north:
// axis_gain_wrapper
module axis_gain_wrapper #(
    parameter integer C_S_AXI_DATA_WIDTH = 32,
    parameter integer C_S_AXI_ADDR_WIDTH = 4,
    parameter integer AUDIO_WIDTH        = 16,
    parameter integer GAIN_FBITS         = 12
)(
    input  wire aclk,
    input  wire aresetn,
    input  wire [31:0] s_axis_tdata,
    input  wire        s_axis_tlast,
    input  wire        s_axis_tvalid,
    output wire        s_axis_tready,
    output wire [31:0] m_axis_tdata,
    output wire        m_axis_tlast,
    output wire        m_axis_tvalid,
    input  wire        m_axis_tready,
    input  wire [C_S_AXI_ADDR_WIDTH-1:0] s_axi_awaddr,
    input  wire                          s_axi_awvalid,
    output reg                           s_axi_awready,
    input  wire [C_S_AXI_DATA_WIDTH-1:0] s_axi_wdata,
    input  wire [3:0]                    s_axi_wstrb,
    input  wire                          s_axi_wvalid,
    output reg                           s_axi_wready,
    output reg  [1:0]                    s_axi_bresp,
    output reg                           s_axi_bvalid,
    input  wire                          s_axi_bready,
    input  wire [C_S_AXI_ADDR_WIDTH-1:0] s_axi_araddr,
    input  wire                          s_axi_arvalid,
    output reg                           s_axi_arready,
    output reg  [C_S_AXI_DATA_WIDTH-1:0] s_axi_rdata,
    output reg  [1:0]                    s_axi_rresp,
    output reg                           s_axi_rvalid,
    input  wire                          s_axi_rready
);
Size: ~3000 cells after synthesis, roughly 170 flip-flops, ~160 I/O pins, ~26000 sq um of cells after synthesis.
clock: 6.41 ns
lec_check: 0
cap_margin: 20
core_margin: 2
core_utilization: 72
cts_cluster_diameter: 215
cts_cluster_size: 32
place_density: 0.64
slew_margin: 20
run.sh (not shown) runs the stock make flow with config.mk's settings and CLKGATE_MAP_FILE=.
| north | all stages done | FAIL | negative setup slack |
The inputs of east differ from those of north as listed below.
- changing CTS_CLUSTER_SIZE from 32 to 97
- removing PLACE_DENSITY (formerly 0.64)
- changing CORE_UTILIZATION from 72 to 52
- removing CTS_CLUSTER_DIAMETER (formerly 215)
- changing the clock period (ns, I/O delays scaled along) from 6.41 to 9.4
## What came out
- Going from north to east, die area moved up, maximum number of pins on one net before global-route repair shows a reduction of 18, cell count moved down, worst hold slack closely matched the old numbers, wire length after detailed routing now smaller.
- Of east and north, the lower clock-cell share of area belongs to north.
- Compared to north, east has final cell area excluding filler cells about 12% lower.
- Relative to north, the final cycle utilization of the critical path of east is lower by 22 points.
- east ran to completion and came out clean on the timing, design-rule and antenna checks.
- Lower met1 track utilization from global routing among east and north: east


Setup of trial 43:
axis_gain_wrapper again, from the RTL that the note above started with.
==> flow/design.v (excerpt) <==
module axis_gain_wrapper #(
    parameter integer C_S_AXI_DATA_WIDTH = 32,
    parameter integer C_S_AXI_ADDR_WIDTH = 4,
    parameter integer AUDIO_WIDTH        = 16,
    parameter integer GAIN_FBITS         = 12
)(
    input  wire aclk,
    input  wire aresetn,
    input  wire [31:0] s_axis_tdata,
    input  wire        s_axis_tlast,
    input  wire        s_axis_tvalid,
    output wire        s_axis_tready,
    output wire [31:0] m_axis_tdata,
    output wire        m_axis_tlast,
    output wire        m_axis_tvalid,
    input  wire        m_axis_tready,
    input  wire [C_S_AXI_ADDR_WIDTH-1:0] s_axi_awaddr,
    input  wire                          s_axi_awvalid,
    output reg                           s_axi_awready,
    input  wire [C_S_AXI_DATA_WIDTH-1:0] s_axi_wdata,
    input  wire [3:0]                    s_axi_wstrb,
    input  wire                          s_axi_wvalid,
    output reg                           s_axi_wready,
    output reg  [1:0]                    s_axi_bresp,
    output reg                           s_axi_bvalid,
    input  wire                          s_axi_bready,
    input  wire [C_S_AXI_ADDR_WIDTH-1:0] s_axi_araddr,
    input  wire                          s_axi_arvalid,
    output reg                           s_axi_arready,
    output reg  [C_S_AXI_DATA_WIDTH-1:0] s_axi_rdata,
    output reg  [1:0]                    s_axi_rresp,
    output reg                           s_axi_rvalid,
    input  wire                          s_axi_rready
);
make LEC_CHECK=0 ABC_AREA=1 CAP_MARGIN=30 CORE_MARGIN=2 CORE_UTILIZATION=72 CTS_CLUSTER_DIAMETER=206 CTS_CLUSTER_SIZE=37 MAX_ROUTING_LAYER=met4 PLACE_DENSITY=0.64 SETUP_SLACK_MARGIN=-0.46 SLEW_MARGIN=20 TNS_END_PERCENT=100 finish   # period 5.43 ns
Status(trial 43) = ERROR, stage = global routing (5_1_grt)
The following lists how build 23 was set up differently from trial 43:
- removing SETUP_SLACK_MARGIN (formerly -0.46)
- removing ABC_AREA (formerly 1)
- removing CTS_CLUSTER_SIZE (formerly 37)
- changing CAP_MARGIN from 30 to 20
- removing MAX_ROUTING_LAYER (formerly met4)
- changing CORE_UTILIZATION from 72 to 57
- removing TNS_END_PERCENT (formerly 100)
- removing PLACE_DENSITY (formerly 0.64)
- removing CTS_CLUSTER_DIAMETER (formerly 206)
- changing the clock period (ns, I/O delays scaled along) from 5.43 to 4.34
Number of instances in the synthesized netlist: lower on build 23. Build 23 gives less initial core utilization than trial 43 did. Number of distinct standard cells referenced by the synthesized netlist, build 23 and trial 43: larger value in build 23. Summary: with trial 43 as the reference, width of the die in build 23 moved up by a little under 10%. Min yosys stat cell total across build 23 and trial 43: build 23. The flow ran to completion for all of build 23 and trial 43 but trial 43, which stopped partway. Trial 43: GRT-0116 in global routing (5_1_grt) -> run aborted. The layout from build 23, despite a flow that completed every stage, fails the layout checks, with the failing checks listed as setup timing. Post-synthesis mux area share: build 23 vs trial 43 up 1.3 points.


The RTL this note starts from:
==> flow/design.v <==
`timescale 1ns / 1ps
module gain_core #(
    parameter integer DWIDTH = 16,  
    parameter integer GWIDTH = 16,  
    parameter integer FBITS  = 12   
)(
    input  wire                     clk,
    input  wire                     rst_n,      
    input  wire                     ce,         
    input  wire                     en,         
    input  wire signed [DWIDTH-1:0] data_i,     
    input  wire signed [GWIDTH-1:0] data_gain,  
    output reg  signed [DWIDTH-1:0] data_o      
);
    wire signed [DWIDTH+GWIDTH-1:0] mult_raw;
    wire signed [DWIDTH+GWIDTH-1:0] mult_rounded;
    wire signed [DWIDTH+GWIDTH-1-FBITS:0] mult_scaled;
    localparam signed [DWIDTH-1:0] MAX_VAL = {1'b0, {(DWIDTH-1){1'b1}}};  
    localparam signed [DWIDTH-1:0] MIN_VAL = {1'b1, {(DWIDTH-1){1'b0}}};  
    assign mult_raw = data_i * data_gain;
    assign mult_rounded = mult_raw + (1 << (FBITS-1));
    assign mult_scaled = mult_rounded >>> FBITS;
    always @(posedge clk) begin
        if (!rst_n) begin
            data_o <= 0;
        end else if (ce) begin
            if (!en) begin
                data_o <= data_i;
            end else begin
                if (mult_scaled > MAX_VAL) begin
                    data_o <= MAX_VAL;
                end else if (mult_scaled < MIN_VAL) begin
                    data_o <= MIN_VAL;
                end else begin
                    data_o <= mult_scaled[DWIDTH-1:0];
                end
            end
        end
    end
endmodule
`timescale 1ns / 1ps
module axis_gain_wrapper #(
    parameter integer C_S_AXI_DATA_WIDTH = 32,
    parameter integer C_S_AXI_ADDR_WIDTH = 4,
    parameter integer AUDIO_WIDTH        = 16,
    parameter integer GAIN_FBITS         = 12
)(
    input  wire aclk,
    input  wire aresetn,
    input  wire [31:0] s_axis_tdata,
    input  wire        s_axis_tlast,
    input  wire        s_axis_tvalid,
    output wire        s_axis_tready,
    output wire [31:0] m_axis_tdata,
    output wire        m_axis_tlast,
    output wire        m_axis_tvalid,
    input  wire        m_axis_tready,
    input  wire [C_S_AXI_ADDR_WIDTH-1:0] s_axi_awaddr,
    input  wire                          s_axi_awvalid,
    output reg                           s_axi_awready,
    input  wire [C_S_AXI_DATA_WIDTH-1:0] s_axi_wdata,
    input  wire [3:0]                    s_axi_wstrb,
    input  wire                          s_axi_wvalid,
    output reg                           s_axi_wready,
    output reg  [1:0]                    s_axi_bresp,
    output reg                           s_axi_bvalid,
    input  wire                          s_axi_bready,
    input  wire [C_S_AXI_ADDR_WIDTH-1:0] s_axi_araddr,
    input  wire                          s_axi_arvalid,
    output reg                           s_axi_arready,
    output reg  [C_S_AXI_DATA_WIDTH-1:0] s_axi_rdata,
    output reg  [1:0]                    s_axi_rresp,
    output reg                           s_axi_rvalid,
    input  wire                          s_axi_rready
);
    reg [31:0] reg_control;
    reg [31:0] reg_gain_l;
    reg [31:0] reg_gain_r;
    wire [1:0] addr_w = s_axi_awaddr[3:2];
    wire [1:0] addr_r = s_axi_araddr[3:2];
    always @(posedge aclk) begin
        if (!aresetn) begin
            s_axi_awready <= 1'b0;
            s_axi_wready  <= 1'b0;
            s_axi_bvalid  <= 1'b0;
            s_axi_bresp   <= 2'b00;
            reg_control <= 32'b0;
            reg_gain_l  <= 32'h0000_1000;  
            reg_gain_r  <= 32'h0000_1000;
        end else begin
            if (!s_axi_awready && s_axi_awvalid && s_axi_wvalid) begin
                s_axi_awready <= 1'b1;
                s_axi_wready  <= 1'b1;
                case (addr_w)
                    2'h0: reg_control <= s_axi_wdata;
                    2'h1: reg_gain_l  <= s_axi_wdata;
                    2'h2: reg_gain_r  <= s_axi_wdata;
                    default: ;
                endcase
            end else begin
                s_axi_awready <= 1'b0;
                s_axi_wready  <= 1'b0;
            end
            if (s_axi_awready && !s_axi_bvalid) begin
                s_axi_bvalid <= 1'b1;
                s_axi_bresp  <= 2'b00;
            end else if (s_axi_bready) begin
                s_axi_bvalid <= 1'b0;
            end
        end
    end
    always @(posedge aclk) begin
        if (!aresetn) begin
            s_axi_arready <= 1'b0;
            s_axi_rvalid  <= 1'b0;
            s_axi_rdata   <= 32'b0;
            s_axi_rresp   <= 2'b00;
        end else begin
            if (!s_axi_arready && s_axi_arvalid) begin
                s_axi_arready <= 1'b1;
                s_axi_rvalid  <= 1'b1;
                case (addr_r)
                    2'h0: s_axi_rdata <= reg_control;
                    2'h1: s_axi_rdata <= reg_gain_l;
                    2'h2: s_axi_rdata <= reg_gain_r;
                    default: s_axi_rdata <= 32'b0;
                endcase
            end else begin
                s_axi_arready <= 1'b0;
                if (s_axi_rvalid && s_axi_rready)
                    s_axi_rvalid <= 1'b0;
            end
        end
    end
    reg valid_d;
    reg last_d;
    wire stream_ready = m_axis_tready || !valid_d;
    assign s_axis_tready = stream_ready;
    assign m_axis_tvalid = valid_d;
    assign m_axis_tlast  = last_d;
    wire core_ce     = stream_ready;
    wire gain_enable = reg_control[0];
    gain_core #(
        .DWIDTH(AUDIO_WIDTH),
        .GWIDTH(16),
        .FBITS (GAIN_FBITS)
    ) u_gain_l (
        .clk       (aclk),
        .rst_n     (aresetn),
        .ce        (core_ce),
        .en        (gain_enable),
        .data_i    (s_axis_tdata[15:0]),
        .data_gain (reg_gain_l[15:0]),
        .data_o    (m_axis_tdata[15:0])
    );
    gain_core #(
        .DWIDTH(AUDIO_WIDTH),
        .GWIDTH(16),
        .FBITS (GAIN_FBITS)
    ) u_gain_r (
        .clk       (aclk),
        .rst_n     (aresetn),
        .ce        (core_ce),
        .en        (gain_enable),
        .data_i    (s_axis_tdata[31:16]),
        .data_gain (reg_gain_r[15:0]),
        .data_o    (m_axis_tdata[31:16])
    );
    always @(posedge aclk) begin
        if (!aresetn) begin
            valid_d <= 1'b0;
            last_d  <= 1'b0;
        end else if (stream_ready) begin
            valid_d <= s_axis_tvalid;
            last_d  <= s_axis_tlast;
        end
    end
endmodule
==> flow/config.mk <==
export PLATFORM = sky130hd
export DESIGN_NAME = axis_gain_wrapper
export DESIGN_NICKNAME = axis_gain_wrapper
export VERILOG_FILES = /design/flow/design.v
export SDC_FILE = /design/flow/constraint.sdc
export NUM_CORES = 4
export LEC_CHECK = 0
export CAP_MARGIN = 0
export CORE_ASPECT_RATIO = 0.5
export CORE_MARGIN = 2
export CORE_UTILIZATION = 58
export CTS_CLUSTER_DIAMETER = 167
export CTS_CLUSTER_SIZE = 66
export PLACE_DENSITY = 0.37
export SETUP_SLACK_MARGIN = 2.25
export SLEW_MARGIN = 20
export TNS_END_PERCENT = 35
==> flow/constraint.sdc <==
create_clock -name core_clock -period 12.2 [get_ports {aclk}]
set_input_delay 2.4400 -clock core_clock [delete_from_list [all_inputs] [get_ports {aclk}]]
set_output_delay 2.4400 -clock core_clock [all_outputs]
set_load 0.01 [all_outputs]
Next try:
==> flow/config.mk (replaced) <==
export PLATFORM = sky130hd
export DESIGN_NAME = axis_gain_wrapper
export DESIGN_NICKNAME = axis_gain_wrapper
export VERILOG_FILES = /design/flow/design.v
export SDC_FILE = /design/flow/constraint.sdc
export NUM_CORES = 4
export LEC_CHECK = 0
export CAP_MARGIN = 20
export CORE_MARGIN = 2
export CORE_UTILIZATION = 40
export SLEW_MARGIN = 20
==> flow/constraint.sdc (replaced) <==
create_clock -name core_clock -period 7.82 [get_ports {aclk}]
set_input_delay 1.5640 -clock core_clock [delete_from_list [all_inputs] [get_ports {aclk}]]
set_output_delay 1.5640 -clock core_clock [all_outputs]
set_load 0.01 [all_outputs]
=> Combinational power rose by 87%. Register-to-register slack got worse by 3600 ps. Critical path depth rose by 2. Worst setup slack got worse by 2500 ps. Global-route usage fell by 8.1 points. Hold slack got worse by 8.1 ps. Power rose by 73%. Design area rose by 10%. First-iteration DRC count rose by 4.3%. Routed wire length rose by 6.5%. Synthesized area does not change.
No activity file was given, so power comes from the tool's default toggle rates.
